## EC_TOP
module EC_TOP(
    clk, rst_n, in_valid,
    in_Px, in_Py, in_Qx, in_Qy, in_prime, in_a,
    out_valid, out_Rx, out_Ry
);
Size: about 110 flip-flops, about 52 I/O pins, about 25,000 µm² of cells after synthesis.
Settings: LEC_CHECK=0, ABC_AREA=1, CAP_MARGIN=20, CORE_ASPECT_RATIO=0.5, CORE_MARGIN=2, CORE_UTILIZATION=72, CTS_CLUSTER_DIAMETER=397, CTS_CLUSTER_SIZE=92, PLACE_DENSITY=0.77, SETUP_SLACK_MARGIN=4.08, SLEW_MARGIN=20; clock period 30.3 ns.
run.sh (not shown) runs the stock make flow with config.mk's settings and CLKGATE_MAP_FILE=.
The starting point aborted during global routing (GRT-0116).
Change:
- CORE_ASPECT_RATIO: 0.5 -> default
- CTS_CLUSTER_DIAMETER: 397 -> default
- CTS_CLUSTER_SIZE: 92 -> default
- PLACE_DENSITY: 0.77 -> 0.42
- SETUP_SLACK_MARGIN: 4.08 -> default
- clock period: 30.3 -> 62.4 ns (I/O delays scaled with it)
The new run finished clean; die size barely changes; synthesized area is unchanged; synthesized cell count stays the same.
Change:
- ABC_AREA: 1 -> default
- CORE_UTILIZATION: 72 -> 40
- PLACE_DENSITY: 0.42 -> default
- clock period: 62.4 -> 77.0 ns (I/O delays scaled with it)
Outcome: Synthesized area is lower by about 2.5%; critical path depth is lower by 49; die area is higher by about 70%; final area is lower by about 4%; via count is lower by 15%; wire length is lower by about 7%.
Change:
- ABC_AREA: default -> 0
- CORE_MARGIN: 2 -> 3
- CORE_UTILIZATION: 40 -> 58
- CTS_CLUSTER_DIAMETER: default -> 74
- SETUP_SLACK_MARGIN: default -> -0.06
What happened: Cell area came out lower by 0.79%; non-clock buffer count is higher by 10; die area shrinks by 29%; via count grows by 3.5%; register-to-register slack loses 0.89 ns; count of clock-buffer cells in the layout goes down by 3.

---

run A:
Starting RTL as in the previous note.
clock: 14.2 ns
lec_check: 0
abc_area: 1
cap_margin: 15
core_margin: 2
core_utilization: 72
cts_cluster_diameter: 202
cts_cluster_size: 70
gpl_routability_driven: 0
max_routing_layer: met4
place_density_lb_addon: 0.01
setup_slack_margin: 4.07
slew_margin: 20
Run A is listed as incomplete: the tool reported an error in clock tree synthesis and the run ended there.
What run B does differently from run A at the input level:
- clearing CTS_CLUSTER_DIAMETER, which used to be 202
- clearing MAX_ROUTING_LAYER, which used to be met4
- putting PLACE_DENSITY at 0.42 where nothing was set
- clearing CTS_CLUSTER_SIZE, which used to be 70
- swapping 4.07 for 5.0 in SETUP_SLACK_MARGIN
- clearing GPL_ROUTABILITY_DRIVEN, which used to be 0
- putting TNS_END_PERCENT at 20 where nothing was set
- swapping 15 for 20 in CAP_MARGIN
- clearing PLACE_DENSITY_LB_ADDON, which used to be 0.01
- swapping 14.2 for 62.4 in the clock period (ns, I/O delays scaled along)
Results
- Run B ran to completion and came out clean on the timing, design-rule and antenna checks.
- Diff run A..run B | number of enable-type register cells in the synthesized netlist | negligible
- As far as and-or/or-and share of the synthesized area goes, run A and run B are indistinguishable; the numbers are identical.
- Comparing run A against run B, there is no change at all in full die area.
- Synthesized cell count came out exactly the same in run B and run A.
- From run B to run A, share of the synthesized netlist area taken by xor and xnor gates did not move at all.
- Placement-stage cell area went down by more than 10% going from run A to run B.
- Per the comparison of run B with run A, count of buffers from port buffering level, area of the mapped netlist was more or less identical, number of cells after detailed placement fell by 734, effective utilization at floorplan about even.
The inputs of run C differ from those of run B as listed below.
- TNS_END_PERCENT no longer set, was 20
- SETUP_SLACK_MARGIN no longer set, was 5.0
- PLACE_DENSITY no longer set, was 0.42
- ABC_AREA no longer set, was 1
- CORE_UTILIZATION now 65, was 72
- the clock period (ns, I/O delays scaled along) now 59.2, was 62.4
==> results <==
- Run C finished all stages; however, its layout fails the closing checks, the failures being negative setup slack.
- Run B was carried through to the last stage, and its layout satisfied the timing, design-rule and antenna checks.
- Area added between synthesis and finish ends up higher on run C.
- Of the two values seen for top routing layer in use, met5 was produced by run B and met4 by run C.
- The post-route standard cell area excluding fillers in run C sits about 0.8% above the value recorded for run B.
- Going from run B to run C, worst setup timing slack at the placement stage moved down; wire length lost about 7%; worst setup slack -4920 ps; cell count in the Yosys report dropped about 16%.
- The summed standard-cell area reported by yosys in run C sits 640 um^2 below the value recorded for run B.
#### Input delta (run D over run C)
- a change of CORE_UTILIZATION from 65 to 70
- a change of the clock period (ns, I/O delays scaled along) from 59.2 to 117.0
### Flow results
- Run D went all the way through synthesis, placement and routing and the layout is clean on timing, DRC and antenna.
- Diff run C -> run D | via count | down by a little under 10%
- Compared to run C, the routing of run D uses less wire.
- prime_reg[1] as the launching instance or port of the critical path was reported by run C, and prime_reg[0] by run D.
- The run showing the smaller minimum period implied by the final worst setup slack is run C.

---

Setup of build 66:
EC_TOP again, from the RTL that the note above started with.
Settings: LEC_CHECK=0, CAP_MARGIN=20, CELL_PAD_IN_SITES_DETAIL_PLACEMENT=2, CELL_PAD_IN_SITES_GLOBAL_PLACEMENT=3, CORE_ASPECT_RATIO=1.04, CORE_MARGIN=2, CORE_UTILIZATION=40, GPL_ROUTABILITY_DRIVEN=0, HOLD_SLACK_MARGIN=-0.04, MAX_ROUTING_LAYER=met4, SETUP_SLACK_MARGIN=1.59, SLEW_MARGIN=20; clock period 66.5 ns.
> inputs changed (build 66 -> build 49)
# build 66
export LEC_CHECK = 0
export CAP_MARGIN = 20
export CELL_PAD_IN_SITES_DETAIL_PLACEMENT = 2
export CELL_PAD_IN_SITES_GLOBAL_PLACEMENT = 3
export CORE_ASPECT_RATIO = 1.04
export CORE_MARGIN = 2
export CORE_UTILIZATION = 40
export GPL_ROUTABILITY_DRIVEN = 0
export HOLD_SLACK_MARGIN = -0.04
export MAX_ROUTING_LAYER = met4
export SETUP_SLACK_MARGIN = 1.59
export SLEW_MARGIN = 20
create_clock -name core_clock -period 66.5 [get_ports {clk}]
# build 49
export LEC_CHECK = 0
export CAP_MARGIN = 20
export CORE_MARGIN = 2
export CORE_UTILIZATION = 71
export PLACE_DENSITY_LB_ADDON = 0.02
export SLEW_MARGIN = 20
export TNS_END_PERCENT = 5
create_clock -name core_clock -period 60.6 [get_ports {clk}]
==> results <==
Build 49 and build 66: one clean run, build 66; the rest did not finish clean. Finished, but not clean: build 49, with negative setup slack. Looking at synthesis-to-finish area growth, build 49 sits 1.8 points below build 66. From build 66 to build 49 the numbers moved as follows: wire length of the first global-routing pass moved down; worst hold-check slack now smaller; cell area decreased by about 1.5% relative to the old numbers; clock period minus final worst setup slack went down by 2870 ps. Relative to build 66, build 49 degrades setup slack. In the flow results for build 49 and build 66, the routed wire length is smaller on build 49. Sort build 49 and build 66 by post-route non-filler standard cell count, descending, and build 66 comes first.
Modified inputs, build 64 compared to build 49
# build 49
export LEC_CHECK = 0
export CAP_MARGIN = 20
export CORE_MARGIN = 2
export CORE_UTILIZATION = 71
export PLACE_DENSITY_LB_ADDON = 0.02
export SLEW_MARGIN = 20
export TNS_END_PERCENT = 5
create_clock -name core_clock -period 60.6 [get_ports {clk}]
# build 64
export LEC_CHECK = 0
export CAP_MARGIN = 20
export CORE_MARGIN = 2
export CORE_UTILIZATION = 72
export CTS_CLUSTER_DIAMETER = 210
export PLACE_DENSITY_LB_ADDON = 0.02
export SLEW_MARGIN = 20
create_clock -name core_clock -period 60.6 [get_ports {clk}]
==> results <==
- Build 64 did not finish; the tool stopped in 5_1_grt with error ODB-0269.
- In build 64 the detailed placer's ending HPWL turned out 1500 um lower than in build 49.
- Build 64 vs build 49 — core box area dropped by a few percent
- Die area | build 64 < build 49
- Looking only at routability congestion estimate, and setting everything else aside, the higher value of build 64 and build 49 goes to build 64.

---

== job 997 ==
EC_TOP again, from the RTL that the note above started with.
clock: 42.2 ns
lec_check: 0
abc_area: 1
cap_margin: 40
core_margin: 3
core_utilization: 43
cts_cluster_diameter: 305
cts_cluster_size: 99
gpl_timing_driven: 0
hold_slack_margin: 0.2
setup_slack_margin: 5.0
slew_margin: 0
tns_end_percent: 5
In job 997 the implementation completed, yet the final layout does not meet the checks, the culprit being negative setup slack.
Edits applied to the flow inputs when going from job 997 to job 3976:
- swapping 0 for 1 in GPL_TIMING_DRIVEN
- swapping 99 for 55 in CTS_CLUSTER_SIZE
- putting PLACE_DENSITY at 0.66 where nothing was set
- swapping 305 for 376 in CTS_CLUSTER_DIAMETER
- clearing SETUP_SLACK_MARGIN, which used to be 5.0
- swapping 43 for 72 in CORE_UTILIZATION
- swapping 40 for 10 in CAP_MARGIN
- swapping 3 for 2 in CORE_MARGIN
- swapping 42.2 for 56.8 in the clock period (ns, I/O delays scaled along)
Job 3976: GRT-0232 in 5_1_grt -> run aborted
Adder and majority gate portion of the synthesized area came out exactly the same in job 997 and job 3976.
Count of input and output buffers in job 3976 is 2.0% higher than in job 997
Initial core utilization: job 3976 vs job 997 up 30 points
Note that the half-perimeter wire length after detailed placement recorded for job 997 amounts to 0.923 times the value seen in job 3976.
Compare job 997 and job 3976 | placer's final routability congestion estimate higher: job 3976
Compared job 3976 vs job 997, and die size is down in job 3976.
diff inputs: job 3976 => job 4108
- a change of CAP_MARGIN from 10 to 0
- a deleted PLACE_DENSITY that had been 0.66
- a deleted ABC_AREA that had been 1
- a deleted CTS_CLUSTER_DIAMETER that had been 376
- a change of CORE_UTILIZATION from 72 to 71
- an added SETUP_SLACK_MARGIN of 0.16
- a change of HOLD_SLACK_MARGIN from 0.2 to -0.07
- a change of SLEW_MARGIN from 0 to 40
- a change of the clock period (ns, I/O delays scaled along) from 56.8 to 60.9
[summary]
The flow completed for job 4108, but it is not clean: the layout still shows negative setup slack. Going from job 3976 to job 4108, pre-placement core utilization shrinks by 1.5 points. Post-synthesis cell area in job 4108 is 640 um2 below job 3976. Job 3976 → job 4108: full die area dropped 1.2%, level count of the clock H-tree neither gained nor lost much. Going from job 3976 to job 4108, the share of synthesized cell area in full adder, half adder and majority cells was found to have gone up by 0.80 points. Count of mapped cells out of synthesis ends up lower on job 4108. Relative to job 3976, the post-place instance area of job 4108 is lower by 0.77%. In job 4108 the multiplexer share of the synthesized area turned out 4.2 points higher than in job 3976. Sort job 3976 and job 4108 by worst setup slack after placement, ascending, and job 3976 comes first.
[inputs] job 5764 vs job 4108
- changing CORE_UTILIZATION from 71 to 66
- removing SETUP_SLACK_MARGIN (formerly 0.16)
- changing SLEW_MARGIN from 40 to 20
- changing CAP_MARGIN from 0 to 20
- removing HOLD_SLACK_MARGIN (formerly -0.07)
- removing TNS_END_PERCENT (formerly 5)
- removing GPL_TIMING_DRIVEN (formerly 1)
- removing CTS_CLUSTER_SIZE (formerly 55)
- changing the clock period (ns, I/O delays scaled along) from 60.9 to 25.0
## What came out
Job 5764 got as far as 5_1_grt, where a tool error ended the run.
Job 4108 finished all stages; however, its layout fails the closing checks, the failures being negative setup slack.
Any difference in fraction of the mapped netlist area in compound gates between job 5764 and job 4108 is small enough to ignore.
On post-place instance area: between job 4108 and job 5764, it ends up lower for job 4108.
Higher x dimension of the die among job 4108 and job 5764: job 5764
Delta (job 5764 minus job 4108): HPWL reported at the end of detailed placement grew by 11%, chip footprint rose by 7.4%, number of placed cells counting well taps up 503, post-CTS setup buffer count now larger.
